Setup of juniper:
## upsample_csc
module upsample_csc (
    input  logic        clk,
    input  logic        resetn,
    input  logic        start,
    output logic        done,
    input  logic [15:0] sram_read_data,
    output logic [15:0] sram_write_data,
    output logic [17:0] sram_address,
    output logic        sram_we_n
);
Size in the first run: ~5300 cells after synthesis, roughly 47000 um^2 of cells after synthesis.
make LEC_CHECK=0 CAP_MARGIN=20 CELL_PAD_IN_SITES_DETAIL_PLACEMENT=0 CELL_PAD_IN_SITES_GLOBAL_PLACEMENT=0 CORE_ASPECT_RATIO=0.94 CORE_MARGIN=2 CORE_UTILIZATION=64 CTS_CLUSTER_DIAMETER=305 GPL_TIMING_DRIVEN=0 MAX_ROUTING_LAYER=met4 MIN_ROUTING_LAYER=met2 SETUP_SLACK_MARGIN=2.0 SLEW_MARGIN=20 finish   # period 8.32 ns
run.sh (not shown) runs the stock make flow with config.mk's settings and CLKGATE_MAP_FILE=.
juniper did not make it past 5_1_grt, where a tool error ended it.
## Diff of input files: onyx against juniper
==> flow/config.mk <==
export PLATFORM = sky130hd
export DESIGN_NAME = upsample_csc
export DESIGN_NICKNAME = upsample_csc
export VERILOG_FILES = /design/flow/design.v
export SDC_FILE = /design/flow/constraint.sdc
export NUM_CORES = 4
export LEC_CHECK = 0
export CAP_MARGIN = 20
export CORE_MARGIN = 2
export CORE_UTILIZATION = 40
export PLACE_DENSITY = 0.6
export SLEW_MARGIN = 20
==> flow/constraint.sdc <==
create_clock -name core_clock -period 12.0 [get_ports {clk}]
set_input_delay 2.4000 -clock core_clock [delete_from_list [all_inputs] [get_ports {clk}]]
set_output_delay 2.4000 -clock core_clock [all_outputs]
set_load 0.01 [all_outputs]
Results
Comparing post-cts resize count for juniper and onyx, the smaller number came from onyx.
Placement-stage worst setup slack delta for onyx relative to juniper: 2890 ps higher
Taking juniper as the reference point, the row count of onyx rises by about 30%.
onyx: done, clean on timing, DRC and antenna
Count of hold-fix buffers inserted at cts across juniper and onyx: no real change.
When the final numbers for juniper and onyx were put side by side, the final RePlAce weighted congestion turned out to be greater in juniper.
Reported for juniper and onyx, number of standard cells after synthesis turned out identical to the last digit.
Between onyx and juniper, the chip area line of the yosys report figures differ only marginally.
AND-OR/OR-AND share of the synthesized area of juniper is on par with onyx.
The die size in onyx is 1.6 times that in juniper.
Looking at number of buffers inserted by post-CTS setup repair, onyx sits 107 below juniper.
## Diff of input files: raven against onyx
diff --git a/flow/config.mk b/flow/config.mk
--- a/flow/config.mk
+++ b/flow/config.mk
@@ -10 +10,2 @@
-export CORE_UTILIZATION = 40
+export CORE_UTILIZATION = 72
+export CTS_CLUSTER_SIZE = 97
==> flow/constraint.sdc <==
create_clock -name core_clock -period 8.25 [get_ports {clk}]
set_input_delay 1.6500 -clock core_clock [delete_from_list [all_inputs] [get_ports {clk}]]
set_output_delay 1.6500 -clock core_clock [all_outputs]
set_load 0.01 [all_outputs]
### Flow results
- The flow ended early for raven: it failed with a tool error in 5_1_grt.
- Die height ended up about 25% lower on raven than on onyx.
- [compare] base=onyx new=raven: placer's final routability congestion estimate went down; total core area decreased by 53000 um^2 relative to the old numbers; die width down 88 um; adder and majority cell fraction of the synthesized area held steady; number of placed instances, taps included level.
- Taking onyx as the reference, in raven async set-reset flop share out of synthesis flat, count of instances resized after the clock tree is built picked up an extra 324.
- Going from onyx to raven, synthesized chip area reported by yosys ~0 delta; setup fix buffers added after clock tree synthesis +81.
diff inputs: raven => yarrow
diff --git a/flow/config.mk b/flow/config.mk
--- a/flow/config.mk
+++ b/flow/config.mk
@@ -10,2 +10 @@
-export CORE_UTILIZATION = 72
-export CTS_CLUSTER_SIZE = 97
+export CORE_UTILIZATION = 44
==> flow/constraint.sdc <==
create_clock -name core_clock -period 10.7 [get_ports {clk}]
set_input_delay 2.1400 -clock core_clock [delete_from_list [all_inputs] [get_ports {clk}]]
set_output_delay 2.1400 -clock core_clock [all_outputs]
set_load 0.01 [all_outputs]
==> comparison <==
yarrow: flow completed, timing, DRC and antenna clean
yarrow: width of the die 72 um above raven
yarrow does worse than raven on area enclosed by the die boundary.
Delta (yarrow minus raven): mean area per synthesized cell was more or less identical; cell area after placement went down by 6.1%; cell count after placement went up by 75.
When yarrow is set beside raven, its number of buffers created by CTS turns out to be 1 larger.
Changes in willow relative to yarrow:
diff --git a/flow/config.mk b/flow/config.mk
--- a/flow/config.mk
+++ b/flow/config.mk
@@ -10 +10,2 @@
-export CORE_UTILIZATION = 44
+export CORE_UTILIZATION = 58
+export HOLD_SLACK_MARGIN = -0.09
@@ -11,0 +13 @@
+export SETUP_SLACK_MARGIN = 1.45
@@ -12,0 +15 @@
+export TNS_END_PERCENT = 5
==> results <==
- Tally of non-filler cells in the final layout for willow: about 7% down relative to yarrow
- The die of willow is smaller than the one used in yarrow.
- Relative to yarrow, post-layout worst setup margin has increased by 340 ps in willow.
- For yarrow, the startpoint of the worst setup timing path was M1_unit.mult_op_2[3], unlike willow, where it was M1_unit.mult_op_3[5].


try-indigo:
Starting RTL as in the previous note.
## upsample_csc
module upsample_csc (
    input  logic        clk,
    input  logic        resetn,
    input  logic        start,
    output logic        done,
    input  logic [15:0] sram_read_data,
    output logic [15:0] sram_write_data,
    output logic [17:0] sram_address,
    output logic        sram_we_n
);
logic [31:0] mult_1_in1, mult_1_in2;
logic [31:0] mult_2_in1, mult_2_in2;
logic [31:0] mult_3_in1, mult_3_in2;
logic [63:0] mult_1_res, mult_2_res, mult_3_res;
assign mult_1_res = mult_1_in1 * mult_1_in2;
assign mult_2_res = mult_2_in1 * mult_2_in2;
assign mult_3_res = mult_3_in1 * mult_3_in2;
M1 M1_unit (
    .CLOCK_50_I(clk),
    .resetn(resetn),
    .M1_start(start),
    .M1_done(done),
    .M1_SRAM_read_data(sram_read_data),
    .M1_SRAM_write_data(sram_write_data),
    .M1_SRAM_address(sram_address),
    .M1_SRAM_we_n(sram_we_n),
    .M1_mult_1_in1(mult_1_in1),
    .M1_mult_1_in2(mult_1_in2),
    .M1_mult_2_in1(mult_2_in1),
    .M1_mult_2_in2(mult_2_in2),
    .M1_mult_3_in1(mult_3_in1),
    .M1_mult_3_in2(mult_3_in2),
    .M1_mult_res_1(mult_1_res),
    .M1_mult_res_2(mult_2_res),
    .M1_mult_res_3(mult_3_res)
);
endmodule
clock: 7.23 ns
lec_check: 0
abc_area: 1
cap_margin: 5
cell_pad_in_sites_detail_placement: 0
cell_pad_in_sites_global_placement: 0
core_margin: 2
core_utilization: 72
cts_cluster_diameter: 355
cts_cluster_size: 35
hold_slack_margin: -0.09
min_routing_layer: met1
place_density: 0.64
setup_slack_margin: -0.63
slew_margin: 5
try-indigo: aborted in global routing (5_1_grt) (tool error)
#### Input delta (try-umber over try-indigo)
-- flow/config.mk --
<<< try-indigo, line 12
export CORE_MARGIN = 2
export CORE_UTILIZATION = 72
export CTS_CLUSTER_DIAMETER = 355
export CTS_CLUSTER_SIZE = 35
export HOLD_SLACK_MARGIN = -0.09
export MIN_ROUTING_LAYER = met1
export PLACE_DENSITY = 0.64
export SETUP_SLACK_MARGIN = -0.63
export SLEW_MARGIN = 5
>>> try-umber, line 12
export CORE_MARGIN = 2
export CORE_UTILIZATION = 71
export CTS_CLUSTER_DIAMETER = 55
export MAX_ROUTING_LAYER = met4
export MIN_ROUTING_LAYER = met1
export PLACE_DENSITY = 0.64
export SETUP_SLACK_MARGIN = 1.07
export SLEW_MARGIN = 40
==> flow/constraint.sdc <==
create_clock -name core_clock -period 10.6 [get_ports {clk}]
set_input_delay 2.1200 -clock core_clock [delete_from_list [all_inputs] [get_ports {clk}]]
set_output_delay 2.1200 -clock core_clock [all_outputs]
set_load 0.01 [all_outputs]
Results
STATUS run=try-umber STAGES=ALL_DONE FINAL_CHECKS=FAILED CAUSE=setup timing. Taking try-indigo as the reference, in try-umber worst slack after detailed placement went up 2.65 ns, total cell area at the placement stage went down 11%, vertical die dimension went up 1.8 um.
The inputs of try-nickel differ from those of try-umber as listed below.
-- flow/config.mk --
<<< try-umber, line 12
export CORE_MARGIN = 2
export CORE_UTILIZATION = 71
export CTS_CLUSTER_DIAMETER = 55
>>> try-nickel, line 12
export CORE_MARGIN = 2
export CORE_UTILIZATION = 64
export CTS_CLUSTER_DIAMETER = 55
<<< try-umber, line 16
export MIN_ROUTING_LAYER = met1
export PLACE_DENSITY = 0.64
export SETUP_SLACK_MARGIN = 1.07
export SLEW_MARGIN = 40
>>> try-nickel, line 16
export MIN_ROUTING_LAYER = met1
export PLACE_DENSITY_LB_ADDON = 0.2
export SETUP_SLACK_MARGIN = 2.06
export SLEW_MARGIN = 0
==> flow/constraint.sdc <==
create_clock -name core_clock -period 9.06 [get_ports {clk}]
set_input_delay 1.8120 -clock core_clock [delete_from_list [all_inputs] [get_ports {clk}]]
set_output_delay 1.8120 -clock core_clock [all_outputs]
set_load 0.01 [all_outputs]
Notes after the runs:
try-nickel terminated abnormally: global routing (5_1_grt) reported ODB-0269. Summary: die area, try-nickel worse than try-umber. Summary: with try-umber as the reference, vertical die size in try-nickel moved up by a few percent. NOTE: starting density of the core in try-nickel falls short of that of try-umber. Between try-umber and try-nickel, the simple-gate portion of the synthesized area figures differ only marginally. Taking try-umber as the reference point, the final weighted congestion in routability-driven placement of try-nickel falls by 0.0099. Going from try-umber to try-nickel, the post-CTS setup buffer count was found to have gone up by 98. Net count after synthesis came out exactly the same in try-nickel and try-umber. Number of buffers created by CTS shrinks by a few percent when moving from try-umber to try-nickel.
Edits applied to the flow inputs when going from try-nickel to try-fjord:
==> flow/config.mk <==
export PLATFORM = sky130hd
export DESIGN_NAME = upsample_csc
export DESIGN_NICKNAME = upsample_csc
export VERILOG_FILES = /design/flow/design.v
export SDC_FILE = /design/flow/constraint.sdc
export NUM_CORES = 4
export LEC_CHECK = 0
export ABC_AREA = 1
export CAP_MARGIN = 5
export CELL_PAD_IN_SITES_DETAIL_PLACEMENT = 0
export CELL_PAD_IN_SITES_GLOBAL_PLACEMENT = 2
export CORE_MARGIN = 7
export CORE_UTILIZATION = 18
export CTS_CLUSTER_DIAMETER = 55
export GPL_ROUTABILITY_DRIVEN = 0
export MAX_ROUTING_LAYER = met4
export MIN_ROUTING_LAYER = met1
export PLACE_DENSITY = 0.64
export SETUP_SLACK_MARGIN = 2.06
export SLEW_MARGIN = 30
==> flow/constraint.sdc <==
create_clock -name core_clock -period 13.2 [get_ports {clk}]
set_input_delay 2.6400 -clock core_clock [delete_from_list [all_inputs] [get_ports {clk}]]
set_output_delay 2.6400 -clock core_clock [all_outputs]
set_load 0.01 [all_outputs]
Results
- try-fjord has completed all stages; timing, DRC and antenna checks passed.
- Reported for try-nickel and try-fjord, number of primary I/O pins turned out identical to the last digit.
- Compared with try-nickel, in try-fjord cell total in the yosys stat output ~0 delta; chip area estimate from yosys synthesis neither gained nor lost much; number of cells produced by synthesis did not really move.


Starting RTL as in the previous note.
==> flow/design.v (excerpt) <==
module upsample_csc (
    input  logic        clk,
    input  logic        resetn,
    input  logic        start,
    output logic        done,
    input  logic [15:0] sram_read_data,
    output logic [15:0] sram_write_data,
    output logic [17:0] sram_address,
    output logic        sram_we_n
);
Settings: LEC_CHECK=0, ABC_AREA=1, CAP_MARGIN=15, CELL_PAD_IN_SITES_DETAIL_PLACEMENT=0, CELL_PAD_IN_SITES_GLOBAL_PLACEMENT=3, CORE_ASPECT_RATIO=1.3, CORE_MARGIN=2, CORE_UTILIZATION=36, GPL_TIMING_DRIVEN=1, PLACE_DENSITY_LB_ADDON=0.13, SETUP_SLACK_MARGIN=-0.59, SLEW_MARGIN=40; clock period 11.0 ns.
Then changed:
- ABC_AREA: 1 -> default
- CAP_MARGIN: 15 -> 35
- CELL_PAD_IN_SITES_DETAIL_PLACEMENT: 0 -> 2
- CELL_PAD_IN_SITES_GLOBAL_PLACEMENT: 3 -> 2
- CORE_ASPECT_RATIO: 1.3 -> default
- CORE_UTILIZATION: 36 -> 22
- GPL_TIMING_DRIVEN: 1 -> 0
- HOLD_SLACK_MARGIN: default -> 0.23
- PLACE_DENSITY_LB_ADDON: 0.13 -> default
- SETUP_SLACK_MARGIN: -0.59 -> default
Routed wire length grows by 11%.
Sequential share of layout area shrinks by 0.93 points.
Setup slack improves by 0.082 ns.
Cell area grows by about 6%.
Die size grows by 62%.
Count of clock-buffer cells in the layout grows by 7.
Hold slack improves by 0.0052 ns.
Clock skew shrinks by 0.012 ns.
First-iteration DRC count shrinks by 4.8%.
Then changed:
- CAP_MARGIN: 35 -> 20
- CELL_PAD_IN_SITES_DETAIL_PLACEMENT: 2 -> default
- CELL_PAD_IN_SITES_GLOBAL_PLACEMENT: 2 -> default
- CORE_UTILIZATION: 22 -> 58
- GPL_TIMING_DRIVEN: 0 -> default
- HOLD_SLACK_MARGIN: 0.23 -> default
- PLACE_DENSITY: default -> 0.6
- SETUP_SLACK_MARGIN: default -> 1.45
- SLEW_MARGIN: 40 -> 20
The new run completed without violations.
Worst hold slack degrades by 0.0089 ns.
Design area decreases by a few percent.
Routed wire length decreases by a quarter to a third.
Non-clock buffer count decreases by 55.
Die area decreases by well over a third.
Worst setup slack improves by 0.79 ns.
Count of clock-buffer cells in the layout decreases by 9.
First-iteration DRC count increases by well over a third.
Critical path depth increases by 12.
Then changed:
- CAP_MARGIN: 20 -> 35
- CELL_PAD_IN_SITES_DETAIL_PLACEMENT: default -> 2
- CELL_PAD_IN_SITES_GLOBAL_PLACEMENT: default -> 2
- CORE_UTILIZATION: 58 -> 22
- GPL_TIMING_DRIVEN: default -> 0
- HOLD_SLACK_MARGIN: default -> -0.01
- PLACE_DENSITY: 0.6 -> default
- SETUP_SLACK_MARGIN: 1.45 -> default
- SLEW_MARGIN: 20 -> 35
- TNS_END_PERCENT: default -> 65
What happened:
- The new run finished with timing, DRC and antenna clean
- die size grows to 2.6 times its value
- global-route usage shrinks by 16 points
- area after synthesis does not change
- wire length grows by 32%
- final area grows by 4.0%
Then changed:
- CAP_MARGIN: 35 -> 20
- CELL_PAD_IN_SITES_DETAIL_PLACEMENT: 2 -> default
- CELL_PAD_IN_SITES_GLOBAL_PLACEMENT: 2 -> default
- CORE_UTILIZATION: 22 -> 40
- GPL_TIMING_DRIVEN: 0 -> default
- HOLD_SLACK_MARGIN: -0.01 -> 0.23
- SETUP_SLACK_MARGIN: default -> 1.21
- SLEW_MARGIN: 35 -> 20
- TNS_END_PERCENT: 65 -> default
Effect: The new run passed the timing, design-rule and antenna checks; register-to-register slack improved by 0.60 ns; first-iteration DRC count is higher by 50%; cell count is lower by 17%; setup slack improved by 0.60 ns; synthesized cell count stays the same; synthesized area does not change; routed wire length is lower by 24%; maximum frequency is higher by 6.0%.
Then changed:
- CAP_MARGIN: 20 -> 35
- CELL_PAD_IN_SITES_DETAIL_PLACEMENT: default -> 2
- CELL_PAD_IN_SITES_GLOBAL_PLACEMENT: default -> 2
- CORE_UTILIZATION: 40 -> 22
- GPL_TIMING_DRIVEN: default -> 1
- SETUP_SLACK_MARGIN: 1.21 -> default
- SLEW_MARGIN: 20 -> 35
After rerunning: Wire length went up by 27%; hold slack barely changes; fmax decreases by about 6%.


== run 2 ==
Starting RTL as in the previous note.
Settings: LEC_CHECK=0, ABC_AREA=0, CAP_MARGIN=20, CORE_MARGIN=2, CORE_UTILIZATION=64, CTS_CLUSTER_SIZE=97, PLACE_DENSITY=0.43, SLEW_MARGIN=20; clock period 6.93 ns.
Run 2 got as far as global routing (5_1_grt), where a tool error ended the run.
Setup changes, run 2 to run 4
- PLACE_DENSITY changed from 0.43 to 0.6
- ABC_AREA changed from 0 to 1
- CTS_CLUSTER_SIZE removed (was 97)
- the clock period (ns, I/O delays scaled along) changed from 6.93 to 12.7
Results
Per the final summary, run 4 finished and its layout is clean on timing, DRC and antenna.
Run 2 did not finish; the tool stopped in global routing (5_1_grt) with error ODB-0269.
On starting density of the core: run 4 sits below run 2.
Post-place instance area, run 2 and run 4: larger value in run 2
Run 4: distinct cell type count after synthesis is 45 lower than what run 2 reported.
The multiplexer area fraction after synthesis of run 4 falls short of that of run 2 by 1.2 points.
Taking run 2 as the reference, in run 4 synthesized area picked up an extra 350 sq um, gate count after technology mapping increased about 14%, sequential cell area fraction in the yosys report barely changed.
Worst setup slack before clock tree synthesis: run 4 vs run 2 up 5530 ps
